== run A ==
// apollo_top
module apollo_top(
	input clk,
   input rst_n,
	input rs232_rx,	 
	output rs232_tx,	 
	input[7:0] in_ad_data,
	output out_ad_clk,
	output Sftclk,
	output Lchclk,
	output SDout,
	output test1,
	output test2
    );
Size in the first run: about 4,400 cells after synthesis, roughly 18 I/O pins, about 57,000 um2 of cells after synthesis.
export LEC_CHECK = 0
export CAP_MARGIN = 20
export CORE_MARGIN = 2
export CORE_UTILIZATION = 72
export CTS_CLUSTER_DIAMETER = 28
export CTS_CLUSTER_SIZE = 55
export PLACE_DENSITY_LB_ADDON = 0.0
export SETUP_SLACK_MARGIN = 1.28
export SLEW_MARGIN = 20
create_clock -name core_clock -period 4.38 [get_ports {clk}]
run.sh (not shown) runs the stock make flow with config.mk's settings and CLKGATE_MAP_FILE=.
Run A: all stages complete, timing, DRC and antenna checks passed
## Diff of input files: run B against run A
==> flow/config.mk <==
export PLATFORM = sky130hd
export DESIGN_NAME = apollo_top
export DESIGN_NICKNAME = apollo_top
export VERILOG_FILES = /design/flow/design.v
export SDC_FILE = /design/flow/constraint.sdc
export NUM_CORES = 4
export LEC_CHECK = 0
export CAP_MARGIN = 20
export CELL_PAD_IN_SITES_DETAIL_PLACEMENT = 0
export CORE_ASPECT_RATIO = 1.55
export CORE_MARGIN = 2
export CORE_UTILIZATION = 71
export CTS_CLUSTER_DIAMETER = 121
export GPL_ROUTABILITY_DRIVEN = 0
export PLACE_DENSITY_LB_ADDON = 0.18
export SETUP_SLACK_MARGIN = 1.03
export SLEW_MARGIN = 40
Findings:
Run B: no failed stages, no open violations at the end. Final setup slack of the worst path: run B > run A. Summary of run B over run A: total non-filler cell area in the finished layout shrank by 8.0%; register-to-register setup slack shrank by 130 ps; routed wire length shrank by 15%; pin count of the biggest net entering global routing shrank by 30%.
The inputs of run C differ from those of run B as listed below.
diff --git a/flow/config.mk b/flow/config.mk
--- a/flow/config.mk
+++ b/flow/config.mk
@@ -12,2 +12,2 @@
-export CORE_UTILIZATION = 71
-export CTS_CLUSTER_DIAMETER = 121
+export CORE_UTILIZATION = 72
+export CTS_CLUSTER_DIAMETER = 26
@@ -15,3 +15,3 @@
-export PLACE_DENSITY_LB_ADDON = 0.18
-export SETUP_SLACK_MARGIN = 1.03
-export SLEW_MARGIN = 40
+export PLACE_DENSITY = 0.37
+export SETUP_SLACK_MARGIN = 1.27
+export SLEW_MARGIN = 15
--- outcome ---
Total length of routed met3 wires went up by a little under 10% going from run B to run C.
Summary: final instance area, run C worse than run B
Delta (run C minus run B): combinational group share of total power held steady; setup slack went up 20 ps.
Comparing run B and run C, sequential share of layout area is higher on run B.
As of run C, internal cell power had risen by more than 10% compared to run B.
Run B has higher final worst-path cycle share than run C.
The routed wire length in run C was higher than what run B gave.
Input changes introduced in run D (baseline for comparison: run C):
diff --git a/flow/config.mk b/flow/config.mk
--- a/flow/config.mk
+++ b/flow/config.mk
@@ -8 +8 @@
-export CAP_MARGIN = 20
+export CAP_MARGIN = 0
@@ -13 +13 @@
-export CTS_CLUSTER_DIAMETER = 26
+export CTS_CLUSTER_DIAMETER = 394
@@ -15,2 +15,2 @@
-export PLACE_DENSITY = 0.37
-export SETUP_SLACK_MARGIN = 1.27
+export PLACE_DENSITY = 0.35
+export SETUP_SLACK_MARGIN = 1.29
Findings:
Run D ran to completion and came out clean on the timing, DRC and antenna checks.
Run D ends up with lower total via count after detailed routing than run C does.
Run D and run C ended up with nearly the same portion of total power attributed to combinational logic.
On sequential cell area, run D and run C are basically level.
Compared with run C, run D shows a wire length on met1 that is about 1.7% lower.
Clock skew delta (run D − run C): unfavourable
Looking at path depth of the worst reg2reg path across run D and run C, the one that comes out higher is run C.
NOTE: wire length in run D falls short of that of run C

---

apollo_top again, from the RTL that the note above started with.
clock: 11.0 ns
lec_check: 0
abc_area: 0
cap_margin: 20
cell_pad_in_sites_detail_placement: 1
core_aspect_ratio: 0.53
core_margin: 2
core_utilization: 35
gpl_routability_driven: 1
max_routing_layer: met4
min_routing_layer: met1
place_density_lb_addon: 0.26
slew_margin: 20
Edit:
ABC_AREA = default   (was 0)
CELL_PAD_IN_SITES_DETAIL_PLACEMENT = default   (was 1)
CORE_ASPECT_RATIO = default   (was 0.53)
CORE_UTILIZATION = 40   (was 35)
GPL_ROUTABILITY_DRIVEN = default   (was 1)
MAX_ROUTING_LAYER = default   (was met4)
MIN_ROUTING_LAYER = default   (was met1)
PLACE_DENSITY = 0.6   (was default)
PLACE_DENSITY_LB_ADDON = default   (was 0.26)
clock period = 20.0 ns   (was 11.0 ns; I/O delays follow)
Sequential cell count does not change.
Non-clock buffer count falls by 1.
Sequential share of layout area hardly moves.
Register-to-register slack is better by 8.1 ns.

---

Starting RTL as in the previous note.
==> flow/config.mk <==
export PLATFORM = sky130hd
export DESIGN_NAME = apollo_top
export DESIGN_NICKNAME = apollo_top
export VERILOG_FILES = /design/flow/design.v
export SDC_FILE = /design/flow/constraint.sdc
export NUM_CORES = 4
export LEC_CHECK = 0
export ABC_AREA = 1
export CAP_MARGIN = 5
export CELL_PAD_IN_SITES_DETAIL_PLACEMENT = 0
export CELL_PAD_IN_SITES_GLOBAL_PLACEMENT = 0
export CORE_ASPECT_RATIO = 1.55
export CORE_MARGIN = 2
export CORE_UTILIZATION = 72
export CTS_CLUSTER_DIAMETER = 42
export CTS_CLUSTER_SIZE = 15
export GPL_ROUTABILITY_DRIVEN = 1
export HOLD_SLACK_MARGIN = -0.1
export MAX_ROUTING_LAYER = met4
export PLACE_DENSITY_LB_ADDON = 0.28
export SETUP_SLACK_MARGIN = -0.11
export SLEW_MARGIN = 30
==> flow/constraint.sdc <==
create_clock -name core_clock -period 2.45 [get_ports {clk}]
set_input_delay 0.4900 -clock core_clock [delete_from_list [all_inputs] [get_ports {clk}]]
set_output_delay 0.4900 -clock core_clock [all_outputs]
set_load 0.01 [all_outputs]
The baseline ran to the end with violations: negative hold slack, negative setup slack.
Change:
- CORE_UTILIZATION: 72 -> 71
- CTS_CLUSTER_DIAMETER: 42 -> 360
- HOLD_SLACK_MARGIN: -0.1 -> not set
- PLACE_DENSITY_LB_ADDON: 0.28 -> 0.18
With this change the flow finished but failed the layout checks on negative setup slack.
Maximum frequency went up by 3.2%.
Power went down by 7.1%.
Via count went down by 1.4%.
Setup slack gets better by 0.085 ns.
Count of clock-buffer cells in the layout went up by 3.
Cell count went down by 0.31%.
Cell area went down by 1.1%.
Wire length went down by 1.6%.

---

Setup of beta:
apollo_top again, from the RTL that the note above started with.
Settings: LEC_CHECK=0, ABC_AREA=0, CAP_MARGIN=10, CELL_PAD_IN_SITES_GLOBAL_PLACEMENT=3, CORE_ASPECT_RATIO=1.49, CORE_MARGIN=2, CORE_UTILIZATION=57, GPL_TIMING_DRIVEN=0, MAX_ROUTING_LAYER=met4, MIN_ROUTING_LAYER=met2, PLACE_DENSITY_LB_ADDON=0.12, SETUP_SLACK_MARGIN=-0.13, SLEW_MARGIN=40, TNS_END_PERCENT=60; clock period 20.0 ns.
beta got as far as 3_1_place_gp_skip_io, where a tool error ended the run.
## Diff of input files: epsilon against beta
# beta
export LEC_CHECK = 0
export ABC_AREA = 0
export CAP_MARGIN = 10
export CELL_PAD_IN_SITES_GLOBAL_PLACEMENT = 3
export CORE_ASPECT_RATIO = 1.49
export CORE_MARGIN = 2
export CORE_UTILIZATION = 57
export GPL_TIMING_DRIVEN = 0
export MAX_ROUTING_LAYER = met4
export MIN_ROUTING_LAYER = met2
export PLACE_DENSITY_LB_ADDON = 0.12
export SETUP_SLACK_MARGIN = -0.13
export SLEW_MARGIN = 40
export TNS_END_PERCENT = 60
create_clock -name core_clock -period 20.0 [get_ports {clk}]
# epsilon
export LEC_CHECK = 0
export ABC_AREA = 1
export CAP_MARGIN = 20
export CELL_PAD_IN_SITES_DETAIL_PLACEMENT = 2
export CORE_MARGIN = 2
export CORE_UTILIZATION = 38
export CTS_CLUSTER_SIZE = 72
export PLACE_DENSITY = 0.6
export SLEW_MARGIN = 20
create_clock -name core_clock -period 20.0 [get_ports {clk}]
Notes after the runs:
No crash in epsilon: every stage finished, but the layout fails its final checks due to capacitance limit, slew limit.
Synthesized area: epsilon > beta
Relative to beta, the chip area line of the yosys report measured on epsilon has increased by a few percent.
STATUS die area: epsilon loses against beta
Height of the die: beta and epsilon compared, lower one is beta
Initial core utilization: epsilon lower than beta
Looking only at width of the chip, and setting everything else aside, the lower value of beta and epsilon goes to beta.
Area fraction in xor and xnor cells sits lower in epsilon than in beta.

---

Setup of job 3938:
apollo_top again, from the RTL that the note above started with.
export LEC_CHECK = 0
export ABC_AREA = 1
export CAP_MARGIN = 5
export CELL_PAD_IN_SITES_DETAIL_PLACEMENT = 1
export CELL_PAD_IN_SITES_GLOBAL_PLACEMENT = 2
export CORE_ASPECT_RATIO = 1.55
export CORE_MARGIN = 2
export CORE_UTILIZATION = 59
export CTS_CLUSTER_DIAMETER = 319
export CTS_CLUSTER_SIZE = 50
export GPL_ROUTABILITY_DRIVEN = 0
export GPL_TIMING_DRIVEN = 0
export HOLD_SLACK_MARGIN = 0.08
export MAX_ROUTING_LAYER = met4
export MIN_ROUTING_LAYER = met2
export PLACE_DENSITY_LB_ADDON = 0.18
export SETUP_SLACK_MARGIN = 0.44
export SLEW_MARGIN = 35
export TNS_END_PERCENT = 55
create_clock -name core_clock -period 5.04 [get_ports {clk}]
Tool error FLW-0024 stopped job 3938 during 3_1_place_gp_skip_io; no final results.
Changes in job 6439 relative to job 3938:
- GPL_ROUTABILITY_DRIVEN removed (was 0)
- ABC_AREA removed (was 1)
- CTS_CLUSTER_DIAMETER removed (was 319)
- CAP_MARGIN changed from 5 to 20
- MAX_ROUTING_LAYER removed (was met4)
- MIN_ROUTING_LAYER changed from met2 to met1
- PLACE_DENSITY_LB_ADDON changed from 0.18 to 0.3
- HOLD_SLACK_MARGIN removed (was 0.08)
- CORE_ASPECT_RATIO removed (was 1.55)
- CORE_UTILIZATION changed from 59 to 46
- SETUP_SLACK_MARGIN removed (was 0.44)
- CTS_CLUSTER_SIZE removed (was 50)
- GPL_TIMING_DRIVEN removed (was 0)
- TNS_END_PERCENT removed (was 55)
- SLEW_MARGIN changed from 35 to 30
- the clock period (ns, I/O delays scaled along) changed from 5.04 to 8.78
Results
Status for job 3938 and job 6439: clean finish in job 6439 only. FAIL job 3938 @ 3_1_place_gp_skip_io: tool exited with error. Diff job 3938 -> job 6439 | initial cell density of the core | decrease of 13 points. Lower combined area of all synthesized cells was reported by job 6439, not job 3938. Sort job 3938 and job 6439 by chip area estimate from yosys synthesis asc -> top: job 6439.
Input changes introduced in job 8650 (baseline for comparison: job 6439):
- putting ABC_AREA at 1 where nothing was set
- swapping 46 for 72 in CORE_UTILIZATION
- swapping 30 for 20 in SLEW_MARGIN
- clearing CELL_PAD_IN_SITES_DETAIL_PLACEMENT, which used to be 1
- swapping 0.3 for 0.28 in PLACE_DENSITY_LB_ADDON
- clearing MIN_ROUTING_LAYER, which used to be met1
- clearing CELL_PAD_IN_SITES_GLOBAL_PLACEMENT, which used to be 2
- swapping 8.78 for 16.0 in the clock period (ns, I/O delays scaled along)
==> results <==
Job 8650 against job 6439: average wire per standard cell -2.8 um; met2 layer usage reported by global route +20 points; floorplan core area -43000 sq um.
Worst setup slack (higher): job 8650
Area of the multi-input gates: higher on job 6439
After detailed routing, job 6439 needs less wire than job 8650.
Clock-buffer cell count, job 6439 and job 8650: larger value in job 6439
Critical path's slowest cell: clkdlybuf4s50_1 -> job 8650, dfstp_2 -> job 6439
Depth of the worst register-to-register path: job 6439 and job 8650 compared, higher one is job 6439
Power is estimated from default activity; no workload was simulated.
